run A:
## ipod_player
module ipod_player(
    input  logic        clk,
    input  logic        reset,
    input  logic [7:0]  kbd_ascii,
    input  logic        speed_up,
    input  logic        speed_down,
    input  logic        speed_reset,
    input  logic        direction,
    input  logic [31:0] flash_readdata,
    input  logic        flash_readdatavalid,
    output logic        flash_read,
    output logic [3:0]  flash_byteenable,
    output logic [22:0] flash_address,
    output logic [15:0] audio_data,
    output logic        sample_clk
);
export LEC_CHECK = 0
export ABC_AREA = 1
export CAP_MARGIN = 0
export CELL_PAD_IN_SITES_DETAIL_PLACEMENT = 1
export CELL_PAD_IN_SITES_GLOBAL_PLACEMENT = 0
export CORE_ASPECT_RATIO = 1.24
export CORE_MARGIN = 10
export CORE_UTILIZATION = 40
export GPL_TIMING_DRIVEN = 0
export HOLD_SLACK_MARGIN = 0.06
export MAX_ROUTING_LAYER = met5
export MIN_ROUTING_LAYER = met2
export SETUP_SLACK_MARGIN = 5.0
export SLEW_MARGIN = 20
export TNS_END_PERCENT = 50
create_clock -name core_clock -period 70.7 [get_ports {clk}]
run.sh (not shown) runs the stock make flow with config.mk's settings and CLKGATE_MAP_FILE=.
Run A: GRT-0232 in 5_1_grt -> run aborted
## Diff of input files: run B against run A
- changing HOLD_SLACK_MARGIN from 0.06 to 0.21
- changing CAP_MARGIN from 0 to 20
- removing GPL_TIMING_DRIVEN (formerly 0)
- removing CORE_ASPECT_RATIO (formerly 1.24)
- removing CELL_PAD_IN_SITES_GLOBAL_PLACEMENT (formerly 0)
- changing TNS_END_PERCENT from 50 to 15
- removing MAX_ROUTING_LAYER (formerly met5)
- changing CORE_MARGIN from 10 to 2
- removing ABC_AREA (formerly 1)
- removing CELL_PAD_IN_SITES_DETAIL_PLACEMENT (formerly 1)
- removing SETUP_SLACK_MARGIN (formerly 5.0)
- removing MIN_ROUTING_LAYER (formerly met2)
- changing the clock period (ns, I/O delays scaled along) from 70.7 to 100.0
### Flow results
- From run A to run B the numbers moved as follows: cell count in the Yosys report moved down, floorplan row count now smaller.
- Looking at total nets after synthesis across run A and run B, the one that comes out higher is run A.
- Going from run A to run B, the die area was shrunk.
- Run A has a higher synthesized netlist cell count than run B.
- Synthesized area per cell (run B over run A): increase, about 14%
- Run B: done, clean on timing, DRC and antenna
- The higher XOR/XNOR share of the synthesized area came out of run A.
- Compared run B vs run A, and floorplan core area is up in run B.
- Fraction of the mapped netlist area in adder cells: lower on run B
What run C does differently from run B at the input level:
- setting PLACE_DENSITY_LB_ADDON to 0.01 for the first time
- changing CORE_MARGIN from 2 to 9
- setting SETUP_SLACK_MARGIN to -2.0 for the first time
- changing CORE_UTILIZATION from 40 to 51
- changing HOLD_SLACK_MARGIN from 0.21 to 0.3
- changing CAP_MARGIN from 20 to 5
- changing TNS_END_PERCENT from 15 to 5
- setting CELL_PAD_IN_SITES_GLOBAL_PLACEMENT to 1 for the first time
- setting CORE_ASPECT_RATIO to 0.5 for the first time
Findings:
In run C, the number of cells traversed by the worst register-to-register path came out 21 above the value in run B. Summary of run C over run B: non-clock buffer count went down by 9.2%, wire length went down by 4.8%, met3 layer usage reported by global route went up by 1.9 points. Going from run B to run C, setup slack moved down, finished layout cell area went down, clock latency on the worst-skew pair has increased.
--- input diff run C..run D ---
- swapping 9 for 2 in CORE_MARGIN
- clearing HOLD_SLACK_MARGIN, which used to be 0.3
- putting CTS_CLUSTER_DIAMETER at 391 where nothing was set
- clearing CELL_PAD_IN_SITES_GLOBAL_PLACEMENT, which used to be 1
- swapping 5 for 15 in TNS_END_PERCENT
- clearing PLACE_DENSITY_LB_ADDON, which used to be 0.01
- swapping 51 for 40 in CORE_UTILIZATION
- swapping 5 for 20 in CAP_MARGIN
- putting PLACE_DENSITY at 0.61 where nothing was set
- putting GPL_TIMING_DRIVEN at 0 where nothing was set
- clearing CORE_ASPECT_RATIO, which used to be 0.5
- swapping -2.0 for 1.44 in SETUP_SLACK_MARGIN
- putting CTS_CLUSTER_SIZE at 100 where nothing was set
[summary]
Run D | stages: all done | timing, DRC, antenna: all pass
Compared with run C, run D shows slew of the pin with the lowest slew margin higher by 0.045 ns.
For run D, the timing startpoint of the critical path was speedcontrol.addvalue[0], unlike run C, where it was speedcontrol.addvalue[4].
met2 global-route usage ends up lower on run C.
Between run D and run C, it is run D whose final design utilization is lower, by 10 points.
On first-iteration DRC count: between run D and run C, it ends up higher for run D.
From run C to run D the numbers moved as follows: final clock period utilization by the worst path did not really move, worst hold slack across all endpoints went down, non-clock inverter instance count of the final layout did not really move, final routed wirelength across all metal layers went up, number of fillers in the final layout went up.
The standard cells in run D occupy more silicon area than those in run C do.

---

ipod_player again, from the RTL that the note above started with.
export LEC_CHECK = 0
export ABC_AREA = 1
export CAP_MARGIN = 0
export CORE_ASPECT_RATIO = 0.89
export CORE_MARGIN = 2
export CORE_UTILIZATION = 71
export CTS_CLUSTER_DIAMETER = 345
export CTS_CLUSTER_SIZE = 32
export PLACE_DENSITY = 0.67
export SETUP_SLACK_MARGIN = 5
export SLEW_MARGIN = 20
export TNS_END_PERCENT = 5
create_clock -name core_clock -period 45.7 [get_ports {clk}]
The starting point never finished: it broke off in detailed placement.
Next try:
==> flow/config.mk (replaced) <==
export PLATFORM = sky130hd
export DESIGN_NAME = ipod_player
export DESIGN_NICKNAME = ipod_player
export VERILOG_FILES = /design/flow/design.v
export SDC_FILE = /design/flow/constraint.sdc
export NUM_CORES = 4
export LEC_CHECK = 0
export ABC_AREA = 1
export CAP_MARGIN = 20
export CORE_MARGIN = 2
export CORE_UTILIZATION = 72
export PLACE_DENSITY = 0.41
export SETUP_SLACK_MARGIN = 5
export SLEW_MARGIN = 20
==> flow/constraint.sdc (replaced) <==
create_clock -name core_clock -period 104.0 [get_ports {clk}]
set_input_delay 20.8000 -clock core_clock [delete_from_list [all_inputs] [get_ports {clk}]]
set_output_delay 20.8000 -clock core_clock [all_outputs]
set_load 0.01 [all_outputs]
What happened: The changed run completed without violations; synthesized cell count does not change; die area is lower by about 1.4%; area after synthesis does not change.
Next try:
--- a/flow/config.mk
+++ b/flow/config.mk
@@ -6,9 +6,7 @@
 export NUM_CORES = 4
 export LEC_CHECK = 0
-export ABC_AREA = 1
 export CAP_MARGIN = 20
 export CORE_MARGIN = 2
-export CORE_UTILIZATION = 72
-export PLACE_DENSITY = 0.41
-export SETUP_SLACK_MARGIN = 5
+export CORE_UTILIZATION = 70
+export CTS_CLUSTER_DIAMETER = 364
 export SLEW_MARGIN = 20
==> flow/constraint.sdc (replaced) <==
create_clock -name core_clock -period 69.0 [get_ports {clk}]
set_input_delay 13.8000 -clock core_clock [delete_from_list [all_inputs] [get_ports {clk}]]
set_output_delay 13.8000 -clock core_clock [all_outputs]
set_load 0.01 [all_outputs]
Effect: The new run did not get past clock tree synthesis with DPL-0038. Die size is higher by 8.4%. Synthesized area is higher by 5.5%. Synthesized cell count is lower by 7.2%.
Next try:
--- a/flow/config.mk
+++ b/flow/config.mk
@@ -8,5 +8,5 @@
 export CAP_MARGIN = 20
 export CORE_MARGIN = 2
-export CORE_UTILIZATION = 70
-export CTS_CLUSTER_DIAMETER = 364
+export CORE_UTILIZATION = 30
+export SETUP_SLACK_MARGIN = 5
 export SLEW_MARGIN = 20
==> flow/constraint.sdc (replaced) <==
create_clock -name core_clock -period 104.0 [get_ports {clk}]
set_input_delay 20.8000 -clock core_clock [delete_from_list [all_inputs] [get_ports {clk}]]
set_output_delay 20.8000 -clock core_clock [all_outputs]
set_load 0.01 [all_outputs]
=> Now the flow ran to the end with no violations; die size goes up by 130%; synthesized area stays the same; synthesized cell count stays the same.
